[flow/config.mk]
export PLATFORM = sky130hd
export DESIGN_NAME = SelectionOfAvatar
export DESIGN_NICKNAME = SelectionOfAvatar
export VERILOG_FILES = /design/flow/design.v
export SDC_FILE = /design/flow/constraint.sdc
export NUM_CORES = 4
export LEC_CHECK = 0
export ABC_AREA = 1
export CAP_MARGIN = 0
export CORE_ASPECT_RATIO = 1.19
export CORE_MARGIN = 2
export CORE_UTILIZATION = 72
export CTS_CLUSTER_DIAMETER = 191
export MAX_ROUTING_LAYER = met4
export PLACE_DENSITY_LB_ADDON = 0.01
export SETUP_SLACK_MARGIN = -0.1
export SLEW_MARGIN = 20
[flow/run.sh]
#!/bin/bash
# the make line also repeats each setting of config.mk as NAME=value (left out here)
make -C /OpenROAD-flow-scripts/flow DESIGN_CONFIG=/design/flow/config.mk WORK_HOME=/design/flow/orfs CLKGATE_MAP_FILE= finish
[flow/constraint.sdc]
create_clock -name core_clock -period 4.07 [get_ports {CLK}]
set_input_delay 0.8140 -clock core_clock [delete_from_list [all_inputs] [get_ports {CLK}]]
set_output_delay 0.8140 -clock core_clock [all_outputs]
set_load 0.01 [all_outputs]
[flow/design.v]
`timescale 1ns / 1ps
module SelectionOfAvatar(
	input [1:0] mode,
	input [5:0] userID,
	input [1:0] candidate,  
	input CLK,
	input rst,  
	output reg [1:0] ballotBoxId,
	output reg [5:0] numberOfRegisteredVoters,
	output reg [5:0] numberOfVotesWinner,  
	output reg [1:0] WinnerId,
	output reg AlreadyRegistered,
	output reg AlreadyVoted,
	output reg NotRegistered,
	output reg VotingHasNotStarted,
	output reg RegistrationHasEnded
	);
    reg [5:0] registered [0:63];
    reg [5:0] voted [0:63];
    integer i, clock, registeredNum, votedNum;
    integer airV, fireV, waterV, earthV;
	always @(posedge CLK)
	begin
	if (rst) begin
        clock = 0;
		registeredNum = 0;
		votedNum = 0;
		airV = 0;
		fireV = 0;
		waterV = 0;
		earthV = 0;
		for(i=0; i<64; i = i+1) begin
            registered[i]=6'b000000;
            voted[i]=6'b000000;
        end
        ballotBoxId =0;
        numberOfRegisteredVoters=0;
        numberOfVotesWinner=0;
        WinnerId=0;
        AlreadyRegistered=0;
        AlreadyVoted=0;
        NotRegistered=0;
        VotingHasNotStarted=0;
        RegistrationHasEnded=0;
	end
	else begin
		clock=clock+1;
        ballotBoxId =0;
        numberOfRegisteredVoters=0;
        numberOfVotesWinner=0;
        WinnerId=0;
        AlreadyRegistered=0;
        AlreadyVoted=0;
        NotRegistered=0;
        VotingHasNotStarted=0;
        RegistrationHasEnded=0;
        if(clock<=100) begin
            ballotBoxId=userID[5:4];
            if(mode==1) begin
                VotingHasNotStarted=1;
            end
            if(mode==0) begin
                if(registered[userID]==0) begin
                    registered[userID]=1;
                    ballotBoxId=userID[5:4];
                    registeredNum=registeredNum+1;
                end
                else begin 
                    AlreadyRegistered=1;
                    ballotBoxId=userID[5:4];
                end
            end
            numberOfRegisteredVoters=registeredNum;
        end
        else if(clock<=200) begin
            ballotBoxId=userID[5:4];
            numberOfRegisteredVoters=registeredNum;
            if(mode==0) begin
                RegistrationHasEnded=1;
            end
            if(mode==1) begin
                if(registered[userID]==1) begin
                    if(voted[userID]==0)begin
                        voted[userID]=1;
                        if(candidate==0)begin
                            airV=airV+1;
                        end
                        if(candidate==1)begin
                            fireV=fireV+1;
                        end
                        if(candidate==2)begin
                            waterV=waterV+1;
                        end
                        if(candidate==3)begin
                            earthV=earthV+1;
                        end
                    end 
                    else begin
                        AlreadyVoted=1;
                    end   
                end
                else begin
                    NotRegistered=1;
                end
            end    
        end
        else if(clock>200) begin
            numberOfRegisteredVoters=registeredNum;
            numberOfVotesWinner=airV;
            WinnerId=2'b0;
            if (fireV > numberOfVotesWinner) begin
				numberOfVotesWinner = fireV;
				WinnerId = 2'b01;
			end
			if (waterV > numberOfVotesWinner) begin
				numberOfVotesWinner = waterV;
				WinnerId = 2'b10;
			end
			if (earthV> numberOfVotesWinner) begin
				numberOfVotesWinner = earthV;
				WinnerId = 2'b11;
			end
        end
	end
	end
endmodule
==> out/summary.txt, run 1 <==
Leak: 7.19 nW
Mapped Avg Cell Area: 6.50 sq um
largest family of logic cells by area: simple AND/OR/NAND/NOR gates
Slew Limit Headroom: 36.0%
1st-iter DRT viols: 1,445
Worst setup endpoint: numberOfVotesWinner[2]
Die H: 165 um
via count: 16,583
Chip Width: 139 um
NumNets Final: 2,538
VDD IR max: 0.457 mV
R2R Setup Slk: -400 ps
XOR/XNOR Fraction of Synth Area: 5.57%
CTS tree: built
P per Cell Area: 323 nW/um^2
Core Util, Final: 83.6%
Basic Gates by Area: 40.0%
Die Size: 23,000 sq um
total power: 5.84 mW
Yosys reg bits: 289
Slew Limit Fails: 0
leading power group: registers
Syn Std Cell Area: 15,700 sq um
yosys stat chip area: 15,700 sq um
Worst EP required: 4490 ps
worst reg2reg path depth: 27
# H-tree levels: 1
final clock period utilization by the worst path: 110%
Yosys Warn Count: 3
# diodes: 0
Buf+Inv Stages, Crit Path: 6
sequential share of power: 48.8%
maxcap violations: 0
largest net degree at the start of global routing: 90
post-synthesis sequential area ratio: 36.8%
Final HPWL DP: 29,000 um
global-route wire length before repair: 70,700 um
Net Sw Power: 1.29 mW
adder share: 1.99%
CTS clock-pin slew for the worst setup and hold paths: 60 ps
clk_skew: 21.9 ps
Core ar.: 21,600 sq um
tool warnings: 29
Netlist cell types: 37
Sw Ratio: 22.1%
top cells by area: dfxtp_1 37%, nand2_1 20%, nor2_1 6.7%
# DRC: 0
ys async rst share: 0%
Compound Share, Synth: 7.41%
combinational power share: 3.4%
CP max FO: 8
worst hold start: voted[8][0]
Crit. path cell count: 27
Commonest flop: dfxtp_1
gpl congestion: 0.962
Tmin final: 4470 ps
mux share: 0%
WL/cell: 16.0 um
synth cell count leaders: 842 x nand2_1, 289 x dfxtp_1, 280 x nor2_1
Yosys top cell by instances: nand2_1
ys cells: 2,417
Clock Latency Late Sink: 560 ps
CP dominant cell by count: nand2_4
# IOs: 33
hold worst-path end: voted[8][0]
WHS Path Cells: 2
Worst Setup SP: fireV[19]
comb pwr: 0.199 mW
final hold viol count: 0
Max Fclk: 0.224 GHz
CP Capture Type: flip-flop
IO Port Bufs: 32
Clk pwr share: 47.8%
fp util: 72.7%
RR Startpoint: fireV[19]
DRT Wirelength: 44,700 um
leading area contributor after synthesis: dfxtp_1
seq pwr: 2.85 mW
DR pass1 iterations: 6
Synth-to-Final Area Change: 14.9%
Layout Check Fails: negative setup slack
vias in the first global route: 15,516
type of the worst min-delay path: reg2reg
Critical Path Start Type: flip-flop
final antenna-violating net count: 0
Clock net power: 2.79 mW
Setup Viol. Count Final: 8
CTS Buf Count: 29
Clock Path Buffers: 3
CTS sink count: 289
detailed-route vias per instance: 5.93
grt total ovfl: 0
reg-to-reg critical path endpoint: numberOfVotesWinner[2]
slowest CP cell: nor4_4
Max-area cell share: 36.8%
CTS root buffer: clkbuf_16
crit-path leading delay family: simple AND/OR/NAND/NOR gates
worst-margin pin slew: 960 ps
Worst Path Arrival: 4890 ps
all-layer global routing usage: 37.3%
initial antenna violation count: 0
Pint: 4.55 mW
max incr delay on CP: 360 ps
setup ws final: -399 ps
RSZ-0062 raised after global routing: true
Row Count: 59
kind of critical path: reg2reg
post-synth net total: 2,454
status: finished with violations
Post-synth EDFFs: 0
Post-Synthesis Cells: 2,417
per-stage QoR:
step	cells	TNS [ps]	worst slack (ps)	hold slack, ps	cell area, sq um
floorplan	2417	-512	-85.7	426	15700
global placement	2729	-3280	-442	436	16700
detailed placement	2729	-4270	-575	440	16700
CTS	2790	-1560	-207	450	17900
global route	2796	-4150	-546	467	18100
finish	2796	-3030	-399	451	18100
repair_timing:
item                                    4_1_cts  5_1_grt
endpoints found under the setup margin        8        8
hold endpoints to repair                      0        0
setup buffers                                 9        6
pin swaps                                    13       19
hold buffers                                  0        0
resized                                      21       35
final cells by class:
| class | count | area [sq um] |
|---|---|---|
| fill | 1424 | 3560 |
| inverter | 222 | 838 |
| clock inverter | 7 | 88.8 |
| timing repair buffer | 145 | 1240 |
| clock buffer | 45 | 916 |
| sequential | 289 | 5790 |
| multi-input combinational | 1814 | 8850 |
| tap | 274 | 343 |
per-layer routing:
metal	global-route usage (%)	wire length, um
met3	4.90	3220
met5	-	0
met1	43.3	17700
met2	65.4	21800
met4	15.8	2050
==> run 2: changes to the inputs <==
CAP_MARGIN = 20   (was 0)
CORE_ASPECT_RATIO = default   (was 1.19)
CORE_UTILIZATION = 70   (was 72)
CTS_CLUSTER_DIAMETER = default   (was 191)
MAX_ROUTING_LAYER = default   (was met4)
PLACE_DENSITY_LB_ADDON = default   (was 0.01)
SETUP_SLACK_MARGIN = default   (was -0.1)
clock period = 3.66 ns   (was 4.07 ns; I/O delays follow)
==> run 2 against run 1 <==
  * The layout still fails its checks (negative setup slack)
  * Global-route usage rose by 0.067 points
  * First-iteration DRC count increased by 37%
  * Power rose by 13%
  * Final area up 4.6%
  * Die area grew 2.8%
  * Sequential cell count unchanged
  * Clock skew shrank 9.8 ps
  * Maximum frequency fell by 6.4%
  * Worst hold slack worse by 0.83 ps
  * Synthesized cell count is the same
  * Area after synthesis unchanged
  * Critical path type unchanged
==> out/summary.txt, run 2 <==
status: finished with violations
Layout Check Fails: negative setup slack
Clock Path Buffers: 3 (unchanged)
grt total ovfl: 0 (unchanged)
# H-tree levels: 1 (unchanged)
uppermost layer routed: met4
met3 WL post-DR: 4330 um (+34%)
mux share: 0% (unchanged)
Pint: 5.07 mW (+12%)
WHS Path Cells: 2 (unchanged)
metal2 WL: 22,600 um (+3.9%)
ys async rst share: 0% (unchanged)
Tmin final: 4770 ps (+305 ps)
Sw Ratio: 23.1% (+0.96 points)
type of the worst min-delay path: reg2reg
Setup TNS Final: -8100 ps (-5070 ps)
Core ar.: 22,000 sq um (+1.5%)
tool warnings: 35 (+21%)
ys cells: 2,417 (unchanged)
final hold viol count: 0 (unchanged)
post-synthesis sequential area ratio: 36.8% (unchanged)
CTS root buffer: clkbuf_16
kind of critical path: reg2reg
Compound Share, Synth: 7.41% (unchanged)
Max-area cell share: 36.8% (unchanged)
Row Count: 54 (-8.5%)
Max Fclk: 0.209 GHz (-6.4%)
Final HPWL DP: 29,200 um (+0.83%)
Clk pwr share: 48.0% (+0.2 points)
dpl ws: -799 ps (-224 ps)
crit-path leading delay family: simple AND/OR/NAND/NOR gates
Die H: 154 um (-6.9%)
combinational power share: 4.0% (+0.6 points)
reg-to-reg critical path endpoint: numberOfVotesWinner[1]
RR Startpoint: fireV[23]
setup ws final: -1110 ps (-715 ps)
sequential share of power: 48.0% (-0.8 points)
CTS clock-pin slew for the worst setup and hold paths: 70 ps (about the same)
hold worst-path end: registered[25][0]
Worst Setup SP: fireV[23]
leading power group: the clock network
XOR/XNOR Fraction of Synth Area: 5.57% (unchanged)
DR pass1 iterations: 6 (unchanged)
Worst setup endpoint: numberOfVotesWinner[1]
WL/cell: 16.9 um (+5.8%)
Critical Path Start Type: flip-flop
fp util: 71.6% (-1.1 points)
clk_skew: 12.1 ps (-9.82 ps)
DRT Wirelength: 48,600 um (+8.7%)
NumNets Final: 2,606 (+2.7%)
gpl congestion: 0.944 (-1.8%)
Setup Viol. Count Final: 8 (unchanged)
# DRC: 0 (unchanged)
CTS Buf Count: 31 (+6.9%)
Hold-fix buffers, CTS: 0 (unchanged)
Buf+Inv Stages, Crit Path: 3 (-3)
IO Port Bufs: 32 (unchanged)
largest net degree at the start of global routing: 147 (+63%)
all-layer global routing usage: 37.3% (+0.067 points)
Leak: 7.61 nW (+5.8%)
# IOs: 33 (unchanged)
slowest CP cell: or4_4
global-route wire length before repair: 74,600 um (+5.5%)
worst hold start: registered[25][0]
synth cell count leaders: 842 x nand2_1, 289 x dfxtp_1, 280 x nor2_1
# diodes: 0 (unchanged)
worst-margin pin slew: 736 ps (-224 ps)
R2R Setup Slk: -1110 ps (-720 ps)
Chip Width: 154 um (+10%)
leading area contributor after synthesis: dfxtp_1
Synth-to-Final Area Change: 20.2%
Slew Limit Headroom: 50.9% (+15 points)
adder share: 1.99% (unchanged)
final antenna-violating net count: 0 (unchanged)
Commonest flop: dfxtp_1
CP Capture Type: flip-flop
met1 wire length: 19,000 um (+7.3%)
detailed-route vias per instance: 6.04 (+1.9%)
RSZ-0062 raised after global routing: true
Slew Limit Fails: 0 (unchanged)
Worst EP required: 4130 ps (-360 ps)
maxcap violations: 0 (unchanged)
1st-iter DRT viols: 1,985 (+37%)
CP max FO: 8 (unchanged)
Yosys top cell by instances: nand2_1
seq pwr: 3.16 mW (+11%)
Worst Path Arrival: 5250 ps (+360 ps)
Yosys reg bits: 289 (unchanged)
Net Sw Power: 1.52 mW (+18%)
worst reg2reg path depth: 23 (-15%)
yosys stat chip area: 15,700 sq um (unchanged)
P per Cell Area: 349 nW/um^2 (+8.0%)
CTS tree: built
vias in the first global route: 16,078 (+3.6%)
post-synth net total: 2,454 (unchanged)
Post-synth EDFFs: 0 (unchanged)
VDD IR max: 0.422 mV (-7.6%)
Mapped Avg Cell Area: 6.50 sq um (unchanged)
CP dominant cell by count: nand2_2
crit-path cells: or4_4, nor4_4, nand2_2, buf_6, o21ai_2, inv_1, ha_1, nand2_2, nor2_2, nand3_2, a21oi_4, nand2_1, nand2_2, ha_4, inv_2, nor2_1, o21a_1, o21a_1, o21ai_1, nand4_1, nand2_4, nand3_1, a21oi_1
Die Size: 23,700 sq um (+2.8%)
top cells by area: dfxtp_1 37%, nand2_1 20%, nor2_1 6.7%
CTS sink count: 289 (unchanged)
Clock net power: 3.17 mW (+14%)
via count: 17,349 (+4.6%)
Netlist cell types: 37 (unchanged)
Basic Gates by Area: 40.0% (unchanged)
Clock Latency Late Sink: 560 ps (about the same)
final clock period utilization by the worst path: 130% (+21 points)
Yosys Warn Count: 3 (unchanged)
Post-Synthesis Cells: 2,417 (unchanged)
Syn Std Cell Area: 15,700 sq um (unchanged)
initial antenna violation count: 0 (unchanged)
max incr delay on CP: 530 ps (+170 ps)
Crit. path cell count: 23 (-15%)
largest family of logic cells by area: simple AND/OR/NAND/NOR gates
comb pwr: 0.264 mW (+33%)
==> run 2: area by class of cell <==
cell class                      instances  area [sq um]
Clock buffer                           42           887
Clock inverter                         14           136
Fill cell                            1308          3060
Inverter                              222           838
Multi-Input combinational cell       1814          8960
Sequential cell                       289          5790
Tap cell                              280           350
Timing Repair Buffer                  211          1940
==> run 2: repair_timing <==
| action | CTS | global route |
|---|---|---|
| pin swaps | 18 | 24 |
| gates resized | 25 | 48 |
| setup endpoints to repair | 8 | 36 |
| gates cloned | 0 | 1 |
| endpoints found under the hold margin | 0 | 0 |
| buffers inserted | 15 | 5 |
==> run 2: routing by layer <==
metal / vias to the layer above / track usage (%)
met5: - / 0
met4: 0 / 17.0
met3: 277 / 4.51
met2: 1089 / 63.4
met1: 7870 / 47.8
li1: 8113 / -
==> run 2: through the flow <==
stage,cells,hold WS [ps],util (%),power (mW),instance area [sq um]
after floorplan,2417,426,-,3.37,15800
after global placement,2795,436,79.2,3.48,17400
after detailed placement,2795,439,79.2,3.49,17400
after CTS,2866,451,84.9,6.57,18600
after global routing,2872,462,86.1,6.72,18900
final,2872,450,86.1,6.60,18900
==> run 3: changes to the inputs <==
ABC_AREA = default   (was 1)
CELL_PAD_IN_SITES_DETAIL_PLACEMENT = 1   (was default)
CELL_PAD_IN_SITES_GLOBAL_PLACEMENT = 1   (was default)
CORE_MARGIN = 9   (was 2)
CORE_UTILIZATION = 36   (was 70)
GPL_ROUTABILITY_DRIVEN = 1   (was default)
MIN_ROUTING_LAYER = met2   (was default)
clock period = 8.72 ns   (was 3.66 ns; I/O delays follow)
==> run 3 against run 2 <==
  * Non-clock buffer count decreased by 155
  * First-iteration DRC count increased by 20%
  * Area after synthesis decreased by 4.7%
  * Clock skew increased by 6.3 ps
  * Sequential power decreased by 58%
  * Critical path depth decreased by 12
  * Clock-buffer cell count increased by 6
  * Power decreased by 54%
  * Via count increased by 6.6%
  * Register-to-register slack improved by 3700 ps
  * The run now finishes clean
  * Routed wire length decreased by 0.78%
  * Core utilization decreased by 45 points
==> out/summary.txt, run 3 <==
status: timing/DRC/antenna clean
Buf+Inv Stages, Crit Path: 2 (-1)
Max-area cell share: 38.6% (+1.8 points)
Hold-fix buffers, CTS: 0 (unchanged)
Die Size: 49,300 sq um (+110%)
Worst setup endpoint: waterV[19]
final antenna-violating net count: 0 (unchanged)
DR pass1 iterations: 8 (+2)
WL/cell: 21.3 um (+26%)
gpl congestion: 0.895 (-5.2%)
maxcap violations: 0 (unchanged)
Chip Width: 222 um (+44%)
Slew Limit Headroom: 26.3% (-25 points)
Netlist cell types: 79 (+110%)
Clock net power: 1.57 mW (-50%)
RR Startpoint: airV[1]
grt total ovfl: 0 (unchanged)
P per Cell Area: 182 nW/um^2 (-48%)
adder share: 2.09% (+0.099 points)
sequential share of power: 43.5% (-4.5 points)
slowest CP cell: or4_2
Die H: 222 um (+44%)
top cells by area: dfxtp_1 39%, nand2_1 5.0%, o2bb2ai_1 3.7%
worst-margin pin slew: 1100 ps (+365 ps)
Basic Gates by Area: 26.6% (-13 points)
mux share: 4.66% (+4.7 points)
Row Count: 74 (+37%)
Core Util, Final: 40.9% (-45 points)
Clk pwr share: 51.5% (+3.5 points)
Pint: 2.29 mW (-55%)
worst reg2reg path depth: 28 (+22%)
CTS Buf Count: 36 (+16%)
CTS root buffer: clkbuf_16
final hold slack: 449 ps (-0.756 ps)
Clock Latency Late Sink: 570 ps (about the same)
WHS Path Cells: 2 (unchanged)
comb pwr: 0.152 mW (-42%)
DRT Wirelength: 48,200 um (-0.78%)
postcts setup bufs: 0 (-15)
hold worst-path end: voted[26][0]
Post-synth EDFFs: 0 (unchanged)
leading power group: the clock network
kind of critical path: in2reg
Crit. path cell count: 11 (-52%)
IO Port Bufs: 32 (unchanged)
Synth-to-Final Area Change: 11.6%
via count: 18,499 (+6.6%)
Yosys reg bits: 289 (unchanged)
largest family of logic cells by area: simple AND/OR/NAND/NOR gates
Max Fclk: 0.147 GHz
CP max FO: 55 (+47)
Slew Limit Fails: 0 (unchanged)
Post-Synthesis Cells: 1,768 (-27%)
CTS sink count: 289 (unchanged)
CP Capture Type: flip-flop
R2R Setup Slk: 2540 ps (+3650 ps)
ys cells: 1,768 (-27%)
Compound Share, Synth: 20.4% (+13 points)
RSZ-0062 raised after global routing: false
Worst EP required: 9160 ps (+5030 ps)
Sw Ratio: 24.8% (+1.7 points)
final clock period utilization by the worst path: 78.0% (-52 points)
# DRC: 0 (unchanged)
Clock Path Buffers: 3 (unchanged)
worst hold start: voted[26][0]
all-layer global routing usage: 28.7% (-8.6 points)
Final HPWL DP: 30,500 um (+4.4%)
reg-to-reg critical path endpoint: numberOfVotesWinner[2]
clk_skew: 18.4 ps (+6.26 ps)
Yosys top cell by instances: dfxtp_1
VDD IR max: 0.100 mV (-76%)
synth cell count leaders: 289 x dfxtp_1, 201 x nand2_1, 129 x nor2_1
Yosys Warn Count: 3 (unchanged)
max incr delay on CP: 1230 ps (+700 ps)
Tmin final: 6800 ps
detailed-route vias per instance: 8.17 (+35%)
Fill cells: 4,767 (+260%)
Core ar.: 40,900 sq um (+86%)
fp util: 36.6% (-35 points)
combinational power share: 5.0% (+1.0 points)
leading area contributor after synthesis: dfxtp_1
yosys stat chip area: 15,000 sq um (-4.7%)
tool warnings: 31 (-11%)
Leak: 5.64 nW (-26%)
Setup TNS Final: 0 ps (+8100 ps)
global-route wire length before repair: 77,100 um (+3.3%)
# IOs: 33 (unchanged)
Critical Path Start Type: primary input
final hold viol count: 0 (unchanged)
crit-path leading delay family: simple AND/OR/NAND/NOR gates
Net Sw Power: 0.755 mW (-50%)
Mapped Avg Cell Area: 8.47 sq um (+30%)
largest net degree at the start of global routing: 125 (-15%)
Worst Path Arrival: 7240 ps (+1990 ps)
Reg area: 5790 sq um (-0.11%)
XOR/XNOR Fraction of Synth Area: 1.87% (-3.7 points)
# H-tree levels: 2 (+1)
PostCTS Resize Cnt: 0 (-100%)
crit-path cells: clkdlybuf4s50_1, buf_4, nand4b_1, or3_1, o311ai_0, a2111oi_0, nand4_1, o32a_1, or4_2, nor4_1, mux2_1
Setup Viol. Count Final: 0 (-8)
# diodes: 0 (unchanged)
type of the worst min-delay path: reg2reg
vias in the first global route: 20,962 (+30%)
CTS tree: built
NumNets Final: 1,744 (-33%)
post-synthesis sequential area ratio: 38.6% (+1.8 points)
CTS clock-pin slew for the worst setup and hold paths: 60 ps (about the same)
ys async rst share: 0% (unchanged)
Commonest flop: dfxtp_1
Worst Setup SP: userID[3]
seq pwr: 1.33 mW (-58%)
1st-iter DRT viols: 2,389 (+20%)
post-synth net total: 1,805 (-26%)
initial antenna violation count: 0 (unchanged)
Syn Std Cell Area: 15,000 sq um (-4.7%)
Comb area: 8350 sq um (-6.8%)
-- run 3: layer usage --
metal	vias up	track usage, %	share of wire (%)
met3	348	38.8	42
li1	6437	-	-
met5	-	7.95	0.46
met1	6437	-	0
met2	5265	33.6	51
met4	12	5.67	6.2
-- run 3: area by class of cell --
class	instances	area share [%]
sequential	289	34.6
inverter	60	1.38
clock inverter	14	1.06
clock buffer	48	6.08
tap	532	3.98
timing repair buffer	56	2.96
multi-input combinational	1264	49.9
-- run 3: through the flow --
stage	area [sq um]	instances	worst slack, ps	total power [mW]
after global routing	16700	2263	1770	3.13
after detailed placement	15500	2201	1640	1.50
after CTS	16700	2263	2180	3.05
after global placement	15500	2200	1720	1.50
final	16700	2263	1920	3.05
after floorplan	15000	1768	3610	1.45
==> run 4: changes to the inputs <==
CELL_PAD_IN_SITES_DETAIL_PLACEMENT = default   (was 1)
CELL_PAD_IN_SITES_GLOBAL_PLACEMENT = default   (was 1)
CORE_MARGIN = 2   (was 9)
CORE_UTILIZATION = 68   (was 36)
CTS_CLUSTER_SIZE = 21   (was default)
GPL_ROUTABILITY_DRIVEN = default   (was 1)
MIN_ROUTING_LAYER = default   (was met2)
clock period = 2.59 ns   (was 8.72 ns; I/O delays follow)
==> run 4 against run 3 <==
  * The run now fails in clock tree synthesis (4_1_cts)
  * Area after synthesis unchanged
  * Synthesized cell count unchanged
  * Die area decreased by 53%
==> out/summary.txt, run 4 <==
status: did not finish
stopping stage: clock tree synthesis (4_1_cts)
tool error: [ERROR DPL-0038] Utilization greater than 100%, impossible to legalize
Basic Gates by Area: 26.6% (unchanged)
leading area contributor after synthesis: dfxtp_1
Chip Width: 152 um (-31%)
Commonest flop: dfxtp_1
XOR/XNOR Fraction of Synth Area: 1.87% (unchanged)
post-synthesis sequential area ratio: 38.6% (unchanged)
# IOs: 33 (unchanged)
Core ar.: 21,700 sq um (-47%)
adder share: 2.09% (unchanged)
Final HPWL DP: 33,400 um (+9.4%)
largest family of logic cells by area: simple AND/OR/NAND/NOR gates
Max-area cell share: 38.6% (unchanged)
mux share: 4.66% (unchanged)
yosys stat chip area: 15,000 sq um (unchanged)
Yosys Warn Count: 3 (unchanged)
Row Count: 54 (-27%)
IO Port Bufs: 32 (unchanged)
dpl ws: -2290 ps (-3940 ps)
Compound Share, Synth: 20.4% (unchanged)
Post-synth EDFFs: 0 (unchanged)
fp util: 69.1% (+32 points)
ys async rst share: 0% (unchanged)
placed instance area: 19,300 sq um (+24%)
gpl congestion: 0.972 (+8.6%)
Die Size: 23,200 sq um (-53%)
ys cells: 1,768 (unchanged)
Post-Synthesis Cells: 1,768 (unchanged)
Syn Std Cell Area: 15,000 sq um (unchanged)
Die H: 152 um (-31%)
top cells by area: dfxtp_1 39%, nand2_1 5.0%, o2bb2ai_1 3.7%
Yosys reg bits: 289 (unchanged)
Netlist cell types: 79 (unchanged)
post-synth net total: 1,805 (unchanged)
Mapped Avg Cell Area: 8.47 sq um (unchanged)
synth cell count leaders: 289 x dfxtp_1, 201 x nand2_1, 129 x nor2_1
Yosys top cell by instances: dfxtp_1
## run 4: stage by stage
| step | utilization [%] | cells | setup TNS [ps] |
|---|---|---|---|
| after floorplan | - | 1768 | -174120 |
| after global placement | 88.8 | 2307 | -397060 |
| after detailed placement | 88.8 | 2307 | -415560 |
==> run 5: changes to the inputs <==
CORE_UTILIZATION = 71   (was 68)
CTS_CLUSTER_SIZE = 20   (was 21)
PLACE_DENSITY_LB_ADDON = 0.24   (was default)
SETUP_SLACK_MARGIN = -0.33   (was default)
clock period = 4.35 ns   (was 2.59 ns; I/O delays follow)
==> run 5 against run 4 <==
  * Now fails the layout checks on negative setup slack
  * Synthesized cell count stayed put
  * Area after synthesis stayed put
  * Die area decreased by 4.1%
==> out/summary.txt, run 5 <==
mux share: 4.66% (unchanged)
Final HPWL DP: 28,000 um (-16%)
Worst setup endpoint: numberOfVotesWinner[1]
adder share: 2.09% (unchanged)
Buf+Inv Stages, Crit Path: 4
Setup Viol. Count Final: 13
# H-tree levels: 1
Max Fclk: 0.192 GHz
CP max FO: 7
CTS sink count: 289
Core ar.: 20,900 sq um (-3.7%)
final antenna-violating net count: 0
Worst EP required: 4780 ps
WHS Path Cells: 2
Max-area cell share: 38.6% (unchanged)
slowest CP cell: ha_1
Post-Synthesis Cells: 1,768 (unchanged)
all-layer global routing usage: 39.6%
post-synth net total: 1,805 (unchanged)
largest net degree at the start of global routing: 135
Worst Path Arrival: 5650 ps
fp util: 71.7% (+2.6 points)
Leak: 6.58 nW
largest family of logic cells by area: simple AND/OR/NAND/NOR gates
type of the worst min-delay path: reg2reg
Compound Share, Synth: 20.4% (unchanged)
P per Cell Area: 321 nW/um^2
WL/cell: 21.7 um
total power: 5.75 mW
RSZ-0062 raised after global routing: true
Chip Width: 149 um (-2.1%)
top cells by area: dfxtp_1 39%, nand2_1 5.0%, o2bb2ai_1 3.7%
hold worst-path end: voted[34][0]
# IOs: 33 (unchanged)
Row Count: 53 (-1.9%)
CTS root buffer: clkbuf_16
tool warnings: 31
Slew Limit Fails: 0
clk_skew: 18.1 ps
worst-margin pin slew: 1040 ps
Clock Path Buffers: 3
ys async rst share: 0% (unchanged)
IO Port Bufs: 32 (unchanged)
grt total ovfl: 0
gpl congestion: 0.915 (-5.9%)
Yosys top cell by instances: dfxtp_1
Clock net power: 2.73 mW
leading power group: the clock network
Post-synth EDFFs: 0 (unchanged)
Yosys Warn Count: 3 (unchanged)
Clock Latency Late Sink: 570 ps
Clk pwr share: 47.5%
Yosys reg bits: 289 (unchanged)
Netlist cell types: 79 (unchanged)
worst hold start: voted[34][0]
Basic Gates by Area: 26.6% (unchanged)
crit-path leading delay family: AND-OR/OR-AND gates
Syn Std Cell Area: 15,000 sq um (unchanged)
initial antenna violation count: 0
worst reg2reg path depth: 26
combinational power share: 6.3%
DR pass1 iterations: 8
CP Capture Type: flip-flop
Crit. path cell count: 26
detailed-route vias per instance: 7.14
# diodes: 0
Sw Ratio: 23.8%
R2R Setup Slk: -870 ps
status: finished with violations
setup ws final: -868 ps
reg-to-reg critical path endpoint: numberOfVotesWinner[1]
kind of critical path: reg2reg
RR Startpoint: airV[5]
Slew Limit Headroom: 30.6%
synth cell count leaders: 289 x dfxtp_1, 201 x nand2_1, 129 x nor2_1
Mapped Avg Cell Area: 8.47 sq um (unchanged)
via count: 15,563
Layout Check Fails: negative setup slack
Worst Setup SP: airV[5]
yosys stat chip area: 15,000 sq um (unchanged)
CTS Buf Count: 30
Synth-to-Final Area Change: 19.4%
DRT Wirelength: 47,300 um
NumNets Final: 1,919
seq pwr: 2.66 mW
final clock period utilization by the worst path: 120%
Commonest flop: dfxtp_1
comb pwr: 0.363 mW
Die Size: 22,300 sq um (-4.1%)
maxcap violations: 0
vias in the first global route: 14,657
# DRC: 0
CTS clock-pin slew for the worst setup and hold paths: 70 ps
post-synthesis sequential area ratio: 38.6% (unchanged)
sequential share of power: 46.2%
ys cells: 1,768 (unchanged)
leading area contributor after synthesis: dfxtp_1
final hold viol count: 0
Die H: 149 um (-2.1%)
CTS tree: built
Critical Path Start Type: flip-flop
max incr delay on CP: 410 ps
1st-iter DRT viols: 2,095
XOR/XNOR Fraction of Synth Area: 1.87% (unchanged)
VDD IR max: 0.334 mV
Net Sw Power: 1.37 mW
Tmin final: 5220 ps
Pint: 4.38 mW
global-route wire length before repair: 73,000 um
final hold slack: 452 ps
-- run 5: area by class of cell --
class,instances,area [sq um]
Timing Repair Buffer,236,1950
Multi-Input combinational cell,1265,8540
Clock buffer,40,850
Tap cell,275,344
Clock inverter,15,175
Fill cell,1128,3010
Sequential cell,289,5790
Inverter,60,233
-- run 5: routing by layer --
metal	share of wire [%]	global-route usage, %	up-vias
li1	-	-	6888
met1	38	50.6	7347
met2	47	65.2	1073
met3	10	6.76	255
met4	5.2	19.0	0
met5	0	0	-
-- run 5: metrics by stage --
step | instances | setup slack (ps) | instance area (sq um) | utilization, % | TNS (ps)
4_1_cts | 2174 | -398 | 17800 | 85.1 | -4660
2_1_floorplan | 1768 | -322 | 15000 | - | -1550
5_1_grt | 2180 | -914 | 17900 | 85.6 | -19760
3_3_place_gp | 2115 | -297 | 16600 | 79.5 | -35760
6_report | 2180 | -868 | 17900 | 85.6 | -7060
3_5_place_dp | 2115 | -486 | 16600 | 79.5 | -49740
-- run 5: repair_timing --
item	4_1_cts	5_1_grt
buffers inserted	8	6
pin swaps	14	14
gates resized	28	14
setup endpoints to repair	8	49
hold buffers	0	0
gates cloned	1	0
==> run 6: changes to the inputs <==
CAP_MARGIN = 40   (was 20)
CELL_PAD_IN_SITES_DETAIL_PLACEMENT = 1   (was default)
CORE_ASPECT_RATIO = 1.34   (was default)
CORE_UTILIZATION = 32   (was 71)
CTS_CLUSTER_DIAMETER = 229   (was default)
CTS_CLUSTER_SIZE = default   (was 20)
HOLD_SLACK_MARGIN = 0.12   (was default)
PLACE_DENSITY_LB_ADDON = default   (was 0.24)
SETUP_SLACK_MARGIN = default   (was -0.33)
SLEW_MARGIN = 10   (was 20)
TNS_END_PERCENT = 30   (was default)
clock period = 6.0 ns   (was 4.35 ns; I/O delays follow)
==> run 6 against run 5 <==
  * The run now finishes clean
  * Die area up 120%
  * Area after synthesis is the same
  * Synthesized cell count stayed put
  * Non-clock buffer count shrank 153
  * Routed wire length decreased by 2.9%
  * Global-route usage is 21 points lower
  * Register-to-register slack improved by 1300 ps
  * Worst hold slack better by 3.9 ps
  * Power down 28%
  * Combinational power fell by 38%
  * Worst setup slack improved by 1300 ps
  * First-iteration DRC count down 60%
  * Largest cell class unchanged
==> out/summary.txt, run 6 <==
status: timing/DRC/antenna clean
largest family of logic cells by area: simple AND/OR/NAND/NOR gates
CP max FO: 8 (+1)
CP dominant cell by count: o21ai_0
IO Port Bufs: 32 (unchanged)
seq pwr: 1.93 mW (-27%)
global-route wire length before repair: 75,400 um (+3.2%)
CTS Buf Count: 31 (+3.3%)
Inst Count DP: 2,297 (+8.6%)
Synth-to-Final Area Change: 13.4%
met1 wire length: 19,200 um (+6.2%)
Clock Latency Late Sink: 590 ps (+20 ps)
Die H: 254 um (+70%)
Buf+Inv Stages, Crit Path: 3 (-1)
post-synthesis sequential area ratio: 38.6% (unchanged)
kind of critical path: reg2reg
CTS tree: built
fp util: 32.5% (-39 points)
Sw Ratio: 24.1% (+0.30 points)
# IOs: 33 (unchanged)
vias in the first global route: 14,417 (-1.6%)
mux share: 4.66% (unchanged)
DR pass1 iterations: 5 (-3)
leading area contributor after synthesis: dfxtp_1
final antenna-violating net count: 0 (unchanged)
Final HPWL DP: 30,900 um (+10%)
Worst Setup SP: airV[1]
Fill cells: 5,433 (+380%)
Post-Synthesis Cells: 1,768 (unchanged)
hold worst-path end: voted[50][0]
detailed-route vias per instance: 5.83 (-18%)
# H-tree levels: 1 (unchanged)
metal2 WL: 23,300 um (+5.7%)
worst-margin pin slew: 926 ps (-116 ps)
Syn Std Cell Area: 15,000 sq um (unchanged)
non-filler instance count after layout: 2,358 (+8.2%)
Max Fclk: 0.181 GHz (-5.6%)
comb pwr: 0.224 mW (-38%)
final hold viol count: 0 (unchanged)
slowest CP cell: dfxtp_1
Compound Share, Synth: 20.4% (unchanged)
# DRC: 0 (unchanged)
Chip Width: 191 um (+28%)
max incr delay on CP: 400 ps (about the same)
Slew Limit Headroom: 37.4% (+6.9 points)
tool warnings: 27 (-13%)
WHS Path Cells: 2 (unchanged)
Tmin final: 5530 ps (+308 ps)
worst reg2reg path depth: 28 (+7.7%)
initial antenna violation count: 1 (+1)
# diodes: 0 (unchanged)
top cells by area: dfxtp_1 39%, nand2_1 5.0%, o2bb2ai_1 3.7%
Net Sw Power: 1.00 mW (-27%)
WL/cell: 19.5 um (-10%)
CP Capture Type: flip-flop
Yosys Warn Count: 3 (unchanged)
uppermost layer routed: met4
largest net degree at the start of global routing: 100 (-26%)
Worst Path Arrival: 6030 ps (+380 ps)
sequential share of power: 46.3% (about the same)
Hold-fix buffers, CTS: 0 (unchanged)
NumNets Final: 1,766 (-8.0%)
Mapped Avg Cell Area: 8.47 sq um (unchanged)
Worst setup endpoint: numberOfVotesWinner[3]
Clock net power: 2.01 mW (-26%)
Setup TNS Final: 0 ps (+7060 ps)
Critical Path Start Type: flip-flop
CTS root buffer: clkbuf_16
Die Size: 48,600 sq um (+120%)
Basic Gates by Area: 26.6% (unchanged)
RSZ-0062 raised after global routing: false
type of the worst min-delay path: reg2reg
adder share: 2.09% (unchanged)
Yosys reg bits: 289 (unchanged)
gpl congestion: 0.857 (-6.4%)
Clock Path Buffers: 3 (unchanged)
fin area: 17,000 sq um (-5.0%)
ys cells: 1,768 (unchanged)
combinational power share: 5.4% (-0.9 points)
all-layer global routing usage: 18.7% (-21 points)
XOR/XNOR Fraction of Synth Area: 1.87% (unchanged)
placed instance area: 15,900 sq um (-4.3%)
post-synth net total: 1,805 (unchanged)
Max-area cell share: 38.6% (unchanged)
P per Cell Area: 245 nW/um^2 (-24%)
reg-to-reg critical path endpoint: numberOfVotesWinner[3]
clk_skew: 23.6 ps (+5.51 ps)
maxcap violations: 0 (unchanged)
DRT Wirelength: 45,900 um (-2.9%)
met3 WL post-DR: 1780 um (-62%)
Worst EP required: 6500 ps (+1720 ps)
R2R Setup Slk: 470 ps (+1340 ps)
synth cell count leaders: 289 x dfxtp_1, 201 x nand2_1, 129 x nor2_1
leading power group: the clock network
yosys stat chip area: 15,000 sq um (unchanged)
Row Count: 91 (+72%)
VDD IR max: 0.233 mV (-30%)
Commonest flop: dfxtp_1
crit-path leading delay family: AND-OR/OR-AND gates
RR Startpoint: airV[1]
Leak: 5.75 nW (-13%)
Post-synth EDFFs: 0 (unchanged)
Core ar.: 46,100 sq um (+120%)
worst hold start: voted[50][0]
Crit. path cell count: 28 (+7.7%)
CTS sink count: 289 (unchanged)
Pint: 3.16 mW (-28%)
Setup Viol. Count Final: 0 (-13)
Clk pwr share: 48.3% (+0.8 points)
final clock period utilization by the worst path: 92.1% (-28 points)
Netlist cell types: 79 (unchanged)
Slew Limit Fails: 0 (unchanged)
Yosys top cell by instances: dfxtp_1
1st-iter DRT viols: 835 (-60%)
via count: 13,755 (-12%)
CTS clock-pin slew for the worst setup and hold paths: 60 ps (about the same)
ys async rst share: 0% (unchanged)
grt total ovfl: 0 (unchanged)
run 6: repair_timing:
action	CTS	global route
endpoints found under the setup margin	0	8
buffers inserted	0	3
resized	0	2
run 6: per-layer routing:
metal	vias to the layer above	GRT usage (%)
met5	-	0
met4	0	7.75
met3	97	2.35
met2	270	34.0
met1	6857	22.1
li1	6531	-
run 6: layout make-up:
| cell class | count | area, sq um | area share, % |
|---|---|---|---|
| clock inverter | 13 | 134 | 0.788 |
| multi-input combinational | 1264 | 8340 | 49.1 |
| sequential | 289 | 5790 | 34.1 |
| clock buffer | 45 | 938 | 5.53 |
| timing repair buffer | 83 | 796 | 4.69 |
| tap | 604 | 756 | 4.45 |
| inverter | 60 | 230 | 1.36 |
run 6: metrics by stage:
stage / power [mW] / hold WS [ps] / util [%] / worst slack, ps
2_1_floorplan: 2.10 / 411 / - / 902
3_3_place_gp: 2.18 / 430 / 34.3 / 447
3_5_place_dp: 2.19 / 444 / 34.4 / 172
4_1_cts: 4.19 / 458 / 36.8 / 104
5_1_grt: 4.29 / 471 / 36.8 / 1.59
6_report: 4.16 / 455 / 36.8 / 473
==> run 7: changes to the inputs <==
CAP_MARGIN = 10   (was 40)
CELL_PAD_IN_SITES_DETAIL_PLACEMENT = 2   (was 1)
CELL_PAD_IN_SITES_GLOBAL_PLACEMENT = 0   (was default)
CORE_ASPECT_RATIO = 1.54   (was 1.34)
CORE_UTILIZATION = 72   (was 32)
CTS_CLUSTER_DIAMETER = default   (was 229)
GPL_TIMING_DRIVEN = 0   (was default)
HOLD_SLACK_MARGIN = default   (was 0.12)
MAX_ROUTING_LAYER = met5   (was default)
MIN_ROUTING_LAYER = met1   (was default)
PLACE_DENSITY = 0.41   (was default)
SETUP_SLACK_MARGIN = 1.06   (was default)
SLEW_MARGIN = 40   (was 10)
TNS_END_PERCENT = default   (was 30)
clock period = 6.75 ns   (was 6.0 ns; I/O delays follow)
==> run 7 against run 6 <==
  * The flow now stops in detailed placement (3_5_place_dp)
  * Area after synthesis unchanged
  * Die area down 55%
  * Synthesized cell count unchanged
==> out/summary.txt, run 7 <==
stopping stage: detailed placement (3_5_place_dp)
Compound Share, Synth: 20.4% (unchanged)
IO Port Bufs: 28 (-13%)
Post-synth EDFFs: 0 (unchanged)
post-synth net total: 1,805 (unchanged)
leading area contributor after synthesis: dfxtp_1
mux share: 4.66% (unchanged)
post-synthesis sequential area ratio: 38.6% (unchanged)
Die Size: 22,000 sq um (-55%)
Core ar.: 20,500 sq um (-56%)
fp util: 73.1% (+41 points)
adder share: 2.09% (unchanged)
ys async rst share: 0% (unchanged)
Chip Width: 120 um (-37%)
Die H: 183 um (-28%)
gpl congestion: 1.05 (+22%)
# IOs: 33 (unchanged)
Yosys Warn Count: 3 (unchanged)
Mapped Avg Cell Area: 8.47 sq um (unchanged)
Netlist cell types: 79 (unchanged)
Syn Std Cell Area: 15,000 sq um (unchanged)
yosys stat chip area: 15,000 sq um (unchanged)
Yosys top cell by instances: dfxtp_1
Yosys reg bits: 289 (unchanged)
Row Count: 65 (-29%)
Basic Gates by Area: 26.6% (unchanged)
top cells by area: dfxtp_1 39%, nand2_1 5.0%, o2bb2ai_1 3.7%
largest family of logic cells by area: simple AND/OR/NAND/NOR gates
Max-area cell share: 38.6% (unchanged)
Commonest flop: dfxtp_1
XOR/XNOR Fraction of Synth Area: 1.87% (unchanged)
Post-Synthesis Cells: 1,768 (unchanged)
synth cell count leaders: 289 x dfxtp_1, 201 x nand2_1, 129 x nor2_1
ys cells: 1,768 (unchanged)
tool error: [ERROR DPL-0033] detailed placement checks failed during check placement.
status: did not finish
[run 7: through the flow]
| step | instances | hold slack (ps) | power (mW) |
|---|---|---|---|
| 2_1_floorplan | 1768 | 411 | 1.87 |
| 3_3_place_gp | 2064 | 428 | 1.95 |
==> run 8: changes to the inputs <==
ABC_AREA = 1   (was default)
CAP_MARGIN = 20   (was 10)
CELL_PAD_IN_SITES_DETAIL_PLACEMENT = default   (was 2)
CELL_PAD_IN_SITES_GLOBAL_PLACEMENT = default   (was 0)
CORE_ASPECT_RATIO = default   (was 1.54)
CORE_UTILIZATION = 70   (was 72)
GPL_TIMING_DRIVEN = default   (was 0)
MAX_ROUTING_LAYER = default   (was met5)
MIN_ROUTING_LAYER = default   (was met1)
PLACE_DENSITY = default   (was 0.41)
SETUP_SLACK_MARGIN = default   (was 1.06)
SLEW_MARGIN = 20   (was 40)
clock period = 5.1 ns   (was 6.75 ns; I/O delays follow)
==> run 8 against run 7 <==
  * The run now finishes clean
  * Die area is 7.6% higher
  * Synthesized cell count is 37% higher
  * Area after synthesis is 5.0% higher
==> out/summary.txt, run 8 <==
status: timing/DRC/antenna clean
ys async rst share: 0% (unchanged)
Chip Width: 154 um (+28%)
CP max FO: 8
adder share: 1.99% (-0.099 points)
CTS tree: built
# diodes: 0
VDD IR max: 0.309 mV
tool warnings: 31
P per Cell Area: 275 nW/um^2
gpl congestion: 0.939 (-10%)
all-layer global routing usage: 33.2%
Pint: 3.69 mW
met3 WL post-DR: 2640 um
Basic Gates by Area: 40.0% (+13 points)
vias in the first global route: 14,551
yosys stat chip area: 15,700 sq um (+5.0%)
maxcap violations: 0
Slew Limit Headroom: 29.3%
Setup Viol. Count Final: 0
type of the worst min-delay path: reg2reg
1st-iter DRT viols: 1,583
Clock Path Buffers: 3
seq pwr: 2.27 mW
Yosys Warn Count: 3 (unchanged)
CTS clock-pin slew for the worst setup and hold paths: 60 ps
Netlist cell types: 37 (-53%)
uppermost layer routed: met4
top cells by area: dfxtp_1 37%, nand2_1 20%, nor2_1 6.7%
fp util: 71.6% (-1.5 points)
IO Port Bufs: 32 (+14%)
Core Util, Final: 78.4%
CP Capture Type: flip-flop
NumNets Final: 2,452
Critical Path Start Type: flip-flop
slowest CP cell: or4_1
DR pass1 iterations: 6
Sw Ratio: 22.2%
detailed-route vias per instance: 5.80
Buf+Inv Stages, Crit Path: 5
CTS root buffer: clkbuf_16
# IOs: 33 (unchanged)
Worst Path Arrival: 5250 ps
grt total ovfl: 0
CTS sink count: 289
comb pwr: 0.151 mW
hold worst-path end: registered[33][0]
XOR/XNOR Fraction of Synth Area: 5.57% (+3.7 points)
largest family of logic cells by area: simple AND/OR/NAND/NOR gates
Net Sw Power: 1.05 mW
Yosys reg bits: 289 (unchanged)
R2R Setup Slk: 290 ps
mux share: 0% (-4.7 points)
DRT Wirelength: 40,600 um
worst hold start: registered[33][0]
# DRC: 0
# H-tree levels: 1
Max Fclk: 0.208 GHz
Clock net power: 2.32 mW
Compound Share, Synth: 7.41% (-13 points)
CP dominant cell by count: inv_1
Mapped Avg Cell Area: 6.50 sq um (-23%)
Die H: 154 um (-16%)
dpl ws: -49.8 ps
Row Count: 54 (-17%)
Slew Limit Fails: 0
final hold slack: 448 ps
max incr delay on CP: 590 ps
global-route wire length before repair: 67,100 um
Syn Std Cell Area: 15,700 sq um (+5.0%)
sequential share of power: 47.9%
post-synthesis sequential area ratio: 36.8% (-1.8 points)
post-synth net total: 2,454 (+36%)
Post-synth EDFFs: 0 (unchanged)
Clk pwr share: 48.9%
Leak: 6.73 nW
Final HPWL DP: 27,100 um
Synth-to-Final Area Change: 9.53%
Worst Setup SP: fireV[20]
metal2 WL: 19,000 um
synth cell count leaders: 842 x nand2_1, 289 x dfxtp_1, 280 x nor2_1
reg-to-reg critical path endpoint: numberOfVotesWinner[0]
WHS Path Cells: 2
initial antenna violation count: 0
met1 wire length: 17,700 um
RR Startpoint: fireV[20]
Die Size: 23,700 sq um (+7.6%)
largest net degree at the start of global routing: 101
WL/cell: 14.9 um
leading area contributor after synthesis: dfxtp_1
Core ar.: 22,000 sq um (+7.1%)
Worst setup endpoint: numberOfVotesWinner[0]
Commonest flop: dfxtp_1
worst reg2reg path depth: 25
crit-path leading delay family: simple AND/OR/NAND/NOR gates
Fill cells: 1,717
final clock period utilization by the worst path: 94.3%
via count: 15,732
leading power group: the clock network
Yosys top cell by instances: nand2_1
setup ws final: 292 ps
Crit. path cell count: 25
CTS Buf Count: 31
final antenna-violating net count: 0
Post-Synthesis Cells: 2,417 (+37%)
Tmin final: 4810 ps
Worst EP required: 5540 ps
worst-margin pin slew: 1060 ps
Max-area cell share: 36.8% (-1.8 points)
final hold viol count: 0
Clock Latency Late Sink: 580 ps
combinational power share: 3.2%
ys cells: 2,417 (+37%)
total power: 4.74 mW
kind of critical path: reg2reg
clk_skew: 13.4 ps
run 8: routing by layer:
layer  vias to the layer above  track usage (%)
li1                       7810                -
met1                      7207             44.6
met2                       602             56.2
met3                       113             3.72
met4                         0             11.0
met5                         -                0
run 8: metrics by stage:
| step | cells | area, sq um | setup TNS, ps |
|---|---|---|---|
| floorplan | 2417 | 15700 | 0 |
| global placement | 2657 | 16100 | 0 |
| detailed placement | 2657 | 16100 | -245 |
| CTS | 2709 | 17200 | 0 |
| global route | 2714 | 17200 | -690 |
| finish | 2714 | 17200 | 0 |
run 8: repair_timing:
action | 4_1_cts | 5_1_grt
gates resized | 1 | 7
buffers inserted | 0 | 4
pin swaps | 0 | 2
gates cloned | 0 | 1
hold buffers | 0 | 0
setup endpoints to repair | 6 | 8
run 8: cell type report:
class | instances | area [sq um] | area share (%)
Clock buffer | 39 | 866 | 5.03
Clock inverter | 13 | 186 | 1.08
Inverter | 222 | 833 | 4.84
Multi-Input combinational cell | 1815 | 8670 | 50.4
Sequential cell | 289 | 5790 | 33.6
Tap cell | 280 | 350 | 2.03
Timing Repair Buffer | 56 | 527 | 3.06
==> run 9: changes to the inputs <==
CORE_UTILIZATION = 72   (was 70)
CTS_CLUSTER_SIZE = 96   (was default)
PLACE_DENSITY = 0.36   (was default)
TNS_END_PERCENT = 5   (was default)
clock period = 2.54 ns   (was 5.1 ns; I/O delays follow)
==> run 9 against run 8 <==
  * The flow now stops in global routing (5_1_grt)
  * Area after synthesis did not move
  * Die area shrank 2.7%
  * Synthesized cell count did not move
==> out/summary.txt, run 9 <==
status: did not finish
stopping stage: global routing (5_1_grt)
tool error: [ERROR GRT-0232] Routing congestion too high. Check the congestion heatmap in the GUI.
Yosys top cell by instances: nand2_1
Chip Width: 152 um (-1.4%)
all-layer global routing usage: 101%
mux share: 0% (unchanged)
XOR/XNOR Fraction of Synth Area: 5.57% (unchanged)
ys async rst share: 0% (unchanged)
Basic Gates by Area: 40.0% (unchanged)
Netlist cell types: 37 (unchanged)
synth cell count leaders: 842 x nand2_1, 289 x dfxtp_1, 280 x nor2_1
Syn Std Cell Area: 15,700 sq um (unchanged)
fp util: 72.7% (+1.1 points)
CTS root buffer: clkbuf_16
largest family of logic cells by area: simple AND/OR/NAND/NOR gates
# H-tree levels: 1 (unchanged)
CTS sink count: 289 (unchanged)
Die Size: 23,000 sq um (-2.7%)
adder share: 1.99% (unchanged)
Inst Count DP: 2,937 (+11%)
Max-area cell share: 36.8% (unchanged)
Yosys Warn Count: 3 (unchanged)
Core ar.: 21,600 sq um (-1.5%)
IO Port Bufs: 32 (unchanged)
leading area contributor after synthesis: dfxtp_1
gpl congestion: 0.998 (+6.3%)
post-synth net total: 2,454 (unchanged)
Post-Synthesis Cells: 2,417 (unchanged)
Clock Path Buffers: 3 (unchanged)
Post-synth EDFFs: 0 (unchanged)
Final HPWL DP: 33,200 um (+23%)
Compound Share, Synth: 7.41% (unchanged)
Mapped Avg Cell Area: 6.50 sq um (unchanged)
ys cells: 2,417 (unchanged)
Row Count: 54 (unchanged)
yosys stat chip area: 15,700 sq um (unchanged)
CTS Buf Count: 31 (unchanged)
post-synthesis sequential area ratio: 36.8% (unchanged)
Yosys reg bits: 289 (unchanged)
Die H: 152 um (-1.4%)
grt total ovfl: 2,174
Commonest flop: dfxtp_1
top cells by area: dfxtp_1 37%, nand2_1 20%, nor2_1 6.7%
# IOs: 33 (unchanged)
Hold-fix buffers, CTS: 0 (unchanged)
run 9: repair_timing:
| item | 4_1_cts |
|---|---|
| endpoints found under the hold margin | 0 |
| buffers inserted | 17 |
| gates resized | 140 |
| endpoints found under the setup margin | 257 |
| cloned | 5 |
| pin swaps | 48 |
run 9: metrics by stage:
step / worst slack, ps / area (sq um) / power (mW)
after floorplan: -1560 / 15800 / 4.85
after global placement: -1760 / 18500 / 5.03
after detailed placement: -1920 / 18500 / 5.04
after CTS: -1600 / 20200 / 9.56
run 9: routing by layer:
| layer | overflow | GRT usage (%) |
|---|---|---|
| met3 | 29 | 71.0 |
| met1 | 34 | 88.4 |
| met4 | 434 | 116 |
| met5 | 2 | 32.7 |
| met2 | 1675 | 136 |
==> run 10: changes to the inputs <==
CTS_CLUSTER_SIZE = 97   (was 96)
PLACE_DENSITY = 0.38   (was 0.36)
SETUP_SLACK_MARGIN = -0.33   (was default)
TNS_END_PERCENT = default   (was 5)
clock period = 3.8 ns   (was 2.54 ns; I/O delays follow)
==> run 10 against run 9 <==
  * The layout now fails its checks (negative setup slack)
  * Synthesized cell count unchanged
  * Die area did not move
  * Area after synthesis did not move
==> out/summary.txt, run 10 <==
maxcap violations: 0
grt total ovfl: 0
combinational power share: 3.4%
RSZ-0062 raised after global routing: true
IO Port Bufs: 32 (unchanged)
R2R Setup Slk: -740 ps
Commonest flop: dfxtp_1
RR Startpoint: fireV[15]
Layout Check Fails: negative setup slack
Clock net power: 3.21 mW
Setup Viol. Count Final: 8
dpl ws: -807 ps (+1110 ps)
CTS Buf Count: 31 (unchanged)
yosys stat chip area: 15,700 sq um (unchanged)
final hold viol count: 0
# DRC: 0
CTS root buffer: clkbuf_16
Post-synth EDFFs: 0 (unchanged)
hold worst-path end: registered[19][0]
Core ar.: 21,600 sq um (unchanged)
Pint: 5.02 mW
largest family of logic cells by area: simple AND/OR/NAND/NOR gates
Yosys Warn Count: 3 (unchanged)
worst reg2reg path depth: 25
Tmin final: 4540 ps
type of the worst min-delay path: reg2reg
Final HPWL DP: 28,300 um (-15%)
worst hold start: registered[19][0]
Worst Setup SP: fireV[15]
final hold slack: 448 ps
via count: 16,488
VDD IR max: 0.359 mV
seq pwr: 3.05 mW
most used routing layer: met2
worst-margin pin slew: 687 ps
max incr delay on CP: 340 ps
initial antenna violation count: 0
CP max FO: 8
slowest CP cell: dfxtp_2
XOR/XNOR Fraction of Synth Area: 5.57% (unchanged)
Yosys top cell by instances: nand2_1
Syn Std Cell Area: 15,700 sq um (unchanged)
Buf+Inv Stages, Crit Path: 4
Sw Ratio: 22.5%
gpl congestion: 0.934 (-6.4%)
Clock Latency Late Sink: 570 ps
Max-area cell share: 36.8% (unchanged)
detailed-route vias per instance: 5.87
largest net degree at the start of global routing: 125
leading power group: the clock network
clk_skew: 10.1 ps
Netlist cell types: 37 (unchanged)
Net Sw Power: 1.46 mW
sequential share of power: 47.0%
CTS clock-pin slew for the worst setup and hold paths: 70 ps
Compound Share, Synth: 7.41% (unchanged)
post-synthesis sequential area ratio: 36.8% (unchanged)
fp util: 72.7% (unchanged)
Clock Path Buffers: 3 (unchanged)
Row Count: 54 (unchanged)
top cells by area: dfxtp_1 37%, nand2_1 20%, nor2_1 6.7%
Slew Limit Headroom: 54.2%
DR pass1 iterations: 6
ys cells: 2,417 (unchanged)
global-route wire length before repair: 69,300 um
Clk pwr share: 49.5%
Fill cells: 1,388
final antenna-violating net count: 0
Crit. path cell count: 25
leading area contributor after synthesis: dfxtp_1
ys async rst share: 0% (unchanged)
Leak: 7.28 nW
Critical Path Start Type: flip-flop
adder share: 1.99% (unchanged)
# H-tree levels: 1 (unchanged)
M2 GR Usage: 60.2%
DRT Wirelength: 43,800 um
# IOs: 33 (unchanged)
reg-to-reg critical path endpoint: numberOfVotesWinner[1]
1st-iter DRT viols: 1,729
Yosys reg bits: 289 (unchanged)
Basic Gates by Area: 40.0% (unchanged)
NumNets Final: 2,542
Comb area: 8830 sq um
CTS tree: built
Post-Synthesis Cells: 2,417 (unchanged)
Mapped Avg Cell Area: 6.50 sq um (unchanged)
vias in the first global route: 14,987
Die Size: 23,000 sq um (unchanged)
Worst setup endpoint: numberOfVotesWinner[1]
post-synth net total: 2,454 (unchanged)
Chip Width: 152 um (unchanged)
final clock period utilization by the worst path: 120%
Hold-fix buffers, CTS: 0 (unchanged)
Slew Limit Fails: 0
Worst EP required: 4290 ps
met3 Use GR: 5.09%
CTS sink count: 289 (unchanged)
met1 Use GR: 47.5%
setup ws final: -744 ps
mux share: 0% (unchanged)
comb pwr: 0.222 mW
CP Capture Type: flip-flop
kind of critical path: reg2reg
Reg area: 5790 sq um
# diodes: 0
WHS Path Cells: 2
tool warnings: 35
total power: 6.48 mW
P per Cell Area: 354 nW/um^2
synth cell count leaders: 842 x nand2_1, 289 x dfxtp_1, 280 x nor2_1
Worst Path Arrival: 5040 ps
WL/cell: 15.6 um
status: finished with violations
Synth-to-Final Area Change: 16.3%
all-layer global routing usage: 36.2%
Max Fclk: 0.220 GHz
Die H: 152 um (unchanged)
crit-path leading delay family: simple AND/OR/NAND/NOR gates
## run 10: layout make-up
class                      instances  share of cell area, %
clock buffer                      41                   4.67
tap                              280                   1.92
multi-input combinational       1814                   48.3
clock inverter                    16                   1.21
sequential                       289                   31.7
inverter                         222                   4.59
timing repair buffer             147                   7.64
## run 10: layer usage
layer	routed length, um	vias up
met5	0	-
met4	1790	0
met3	3380	174
met2	21000	825
met1	17700	7509
li1	-	7980
## run 10: what timing repair did
| action | 4_1_cts | 5_1_grt |
|---|---|---|
| pin swaps | 9 | 12 |
| hold endpoints to repair | 0 | 0 |
| setup buffers | 12 | 3 |
| gates resized | 18 | 30 |
| setup endpoints to repair | 8 | 8 |
## run 10: metrics by stage
step / util, % / TNS [ps] / area, sq um / cells
3_5_place_dp: 78.2 / -7730 / 16900 / 2739
4_1_cts: 83.9 / -2860 / 18100 / 2806
3_3_place_gp: 78.2 / -4060 / 16900 / 2739
5_1_grt: 84.6 / -7120 / 18300 / 2809
2_1_floorplan: - / -2430 / 15700 / 2417
6_report: 84.6 / -5820 / 18300 / 2809
==> run 11: changes to the inputs <==
ABC_AREA = default   (was 1)
CORE_UTILIZATION = 64   (was 72)
CTS_CLUSTER_SIZE = default   (was 97)
PLACE_DENSITY = default   (was 0.38)
SETUP_SLACK_MARGIN = 1.15   (was -0.33)
clock period = 4.35 ns   (was 3.8 ns; I/O delays follow)
==> run 11 against run 10 <==
  * The flow now stops in global routing (5_1_grt)
  * Synthesized cell count is 27% lower
  * Die area grew 7.0%
  * Area after synthesis down 4.7%
==> out/summary.txt, run 11 <==
status: did not finish
stopping stage: global routing (5_1_grt)
tool error: [ERROR DPL-0038] Utilization greater than 100%, impossible to legalize
Core ar.: 22,800 sq um (+5.4%)
IO Port Bufs: 32 (unchanged)
post-synth net total: 1,805 (-26%)
leading area contributor after synthesis: dfxtp_1
placed instance area: 18,000 sq um (+6.4%)
Yosys top cell by instances: dfxtp_1
Max-area cell share: 38.6% (+1.8 points)
Hold-fix buffers, CTS: 0 (unchanged)
Final HPWL DP: 29,800 um (+5.3%)
Chip Width: 157 um (+3.4%)
yosys stat chip area: 15,000 sq um (-4.7%)
Inst Count DP: 2,169 (-21%)
mux share: 4.66% (+4.7 points)
dpl ws: -365 ps (+442 ps)
Yosys Warn Count: 3 (unchanged)
XOR/XNOR Fraction of Synth Area: 1.87% (-3.7 points)
Netlist cell types: 79 (+110%)
Row Count: 55 (+1.9%)
Post-synth EDFFs: 0 (unchanged)
Post-Synthesis Cells: 1,768 (-27%)
synth cell count leaders: 289 x dfxtp_1, 201 x nand2_1, 129 x nor2_1
Die H: 157 um (+3.4%)
top cells by area: dfxtp_1 39%, nand2_1 5.0%, o2bb2ai_1 3.7%
ys cells: 1,768 (-27%)
Die Size: 24,600 sq um (+7.0%)
fp util: 65.8% (-7.0 points)
Clock Path Buffers: 3 (unchanged)
adder share: 2.09% (+0.099 points)
# IOs: 33 (unchanged)
ys async rst share: 0% (unchanged)
CTS root buffer: clkbuf_16
Compound Share, Synth: 20.4% (+13 points)
# H-tree levels: 1 (unchanged)
Syn Std Cell Area: 15,000 sq um (-4.7%)
gpl congestion: 0.933 (about the same)
Basic Gates by Area: 26.6% (-13 points)
largest family of logic cells by area: simple AND/OR/NAND/NOR gates
Yosys reg bits: 289 (unchanged)
CTS Buf Count: 31 (unchanged)
Commonest flop: dfxtp_1
post-synthesis sequential area ratio: 38.6% (+1.8 points)
CTS sink count: 289 (unchanged)
Mapped Avg Cell Area: 8.47 sq um (+30%)
[run 11: repair_timing]
| action | 4_1_cts |
|---|---|
| resized | 290 |
| buffers inserted | 87 |
| endpoints found under the setup margin | 256 |
| pin swaps | 133 |
| cloned | 22 |
| endpoints found under the hold margin | 0 |
==> run 12: changes to the inputs <==
ABC_AREA = 1   (was default)
CORE_UTILIZATION = 72   (was 64)
CTS_CLUSTER_DIAMETER = 99   (was default)
SETUP_SLACK_MARGIN = default   (was 1.15)
clock period = 4.02 ns   (was 4.35 ns; I/O delays follow)
==> run 12 against run 11 <==
  * The layout now fails its checks (negative setup slack)
  * Synthesized cell count grew 37%
  * Area after synthesis grew 5.0%
  * Die area shrank 6.5%
==> out/summary.txt, run 12 <==
status: finished with violations
Layout Check Fails: negative setup slack
global-route wire length before repair: 71,400 um
DRT Wirelength: 48,700 um
ys cells: 2,417 (+37%)
met3 WL post-DR: 4640 um
Synth-to-Final Area Change: 17.3%
VDD IR max: 0.391 mV
Core ar.: 21,600 sq um (-5.1%)
via count: 17,273
largest net degree at the start of global routing: 101
maxcap violations: 0
WHS Path Cells: 2
Chip Width: 152 um (-3.3%)
Clock net power: 3.22 mW
WL/cell: 17.4 um
Post-synth EDFFs: 0 (unchanged)
metal2 WL: 22,800 um
NumNets Final: 2,542
CTS tree: built
Pint: 4.93 mW
seq pwr: 2.88 mW
Yosys top cell by instances: nand2_1
ys async rst share: 0% (unchanged)
adder share: 1.99% (-0.099 points)
# diodes: 0
DR pass1 iterations: 10
comb pwr: 0.206 mW
Commonest flop: dfxtp_1
worst hold start: registered[30][0]
Critical Path Start Type: flip-flop
CP dominant cell by count: inv_2
RSZ-0062 raised after global routing: true
Hold-fix buffers, CTS: 0 (unchanged)
Final HPWL DP: 28,500 um (-4.1%)
post-synth net total: 2,454 (+36%)
Worst setup endpoint: numberOfVotesWinner[5]
top cells by area: dfxtp_1 37%, nand2_1 20%, nor2_1 6.7%
total power: 6.31 mW
Max-area cell share: 36.8% (-1.8 points)
CTS sink count: 289 (unchanged)
Setup Viol. Count Final: 8
crit-path leading delay family: AND-OR/OR-AND gates
type of the worst min-delay path: reg2reg
Slew Limit Fails: 0
Sw Ratio: 21.9%
max incr delay on CP: 340 ps
CTS Buf Count: 30 (-3.2%)
Core Util, Final: 85.3%
CP max FO: 8
reg-to-reg critical path endpoint: numberOfVotesWinner[5]
Net Sw Power: 1.38 mW
Syn Std Cell Area: 15,700 sq um (+5.0%)
Clk pwr share: 51.1%
gpl congestion: 0.934 (about the same)
sequential share of power: 45.6%
all-layer global routing usage: 37.3%
worst reg2reg path depth: 29
final hold viol count: 0
dpl ws: -486 ps (-121 ps)
Row Count: 54 (-1.8%)
Worst EP required: 4520 ps
worst-margin pin slew: 837 ps
# H-tree levels: 1 (unchanged)
final clock period utilization by the worst path: 116%
vias in the first global route: 15,394
CP Capture Type: flip-flop
R2R Setup Slk: -640 ps
combinational power share: 3.3%
Worst Path Arrival: 5150 ps
RR Startpoint: airV[1]
tool warnings: 35
met1 wire length: 18,600 um
initial antenna violation count: 0
final hold slack: 449 ps
Die Size: 23,000 sq um (-6.5%)
IO Port Bufs: 32 (unchanged)
Worst Setup SP: airV[1]
# DRC: 0
synth cell count leaders: 842 x nand2_1, 289 x dfxtp_1, 280 x nor2_1
1st-iter DRT viols: 2,158
Clock Path Buffers: 3 (unchanged)
yosys stat chip area: 15,700 sq um (+5.0%)
kind of critical path: reg2reg
largest family of logic cells by area: simple AND/OR/NAND/NOR gates
Mapped Avg Cell Area: 6.50 sq um (-23%)
CTS clock-pin slew for the worst setup and hold paths: 70 ps
Tmin final: 4660 ps
grt total ovfl: 0
clk_skew: 11.1 ps
# IOs: 33 (unchanged)
leading power group: the clock network
Yosys Warn Count: 3 (unchanged)
mux share: 0% (-4.7 points)
Post-Synthesis Cells: 2,417 (+37%)
Crit. path cell count: 29
CTS root buffer: clkbuf_16
slowest CP cell: dfxtp_2
leading area contributor after synthesis: dfxtp_1
P per Cell Area: 342 nW/um^2
Buf+Inv Stages, Crit Path: 7
final antenna-violating net count: 0
Setup TNS Final: -4960 ps
detailed-route vias per instance: 6.16
post-synthesis sequential area ratio: 36.8% (-1.8 points)
Die H: 152 um (-3.3%)
XOR/XNOR Fraction of Synth Area: 5.57% (+3.7 points)
setup ws final: -638 ps
Compound Share, Synth: 7.41% (-13 points)
Fill cells: 1,282
fp util: 72.7% (+7.0 points)
Netlist cell types: 37 (-53%)
Max Fclk: 0.215 GHz
Yosys reg bits: 289 (unchanged)
Slew Limit Headroom: 44.1%
Clock Latency Late Sink: 570 ps
Basic Gates by Area: 40.0% (+13 points)
hold worst-path end: registered[30][0]
Leak: 7.30 nW
uppermost layer routed: met4
-- run 12: per-layer routing --
metal	GRT usage, %	vias to the layer above
met5	0	-
met4	14.9	0
met3	5.00	287
met2	63.9	1111
met1	47.7	7886
li1	-	7989
-- run 12: what timing repair did --
action	4_1_cts	5_1_grt
setup endpoints to repair	8	8
gates resized	17	63
setup buffers	11	8
cloned	0	0
pin swaps	13	28
-- run 12: cell type report --
type / instances / area (sq um) / share of cell area (%)
Clock inverter: 18 / 333 / 1.80
Multi-Input combinational cell: 1814 / 9010 / 48.9
Timing Repair Buffer: 148 / 1300 / 7.07
Sequential cell: 289 / 5790 / 31.4
Tap cell: 280 / 350 / 1.90
Clock buffer: 35 / 810 / 4.39
Inverter: 222 / 841 / 4.56
-- run 12: stage by stage --
stage / cell area [sq um] / instances
finish: 18400 / 2806
global route: 18400 / 2806
CTS: 18100 / 2798
detailed placement: 16800 / 2734
global placement: 16800 / 2734
floorplan: 15800 / 2417
Power figures rest on the tool's default switching activity, not on a simulated workload.
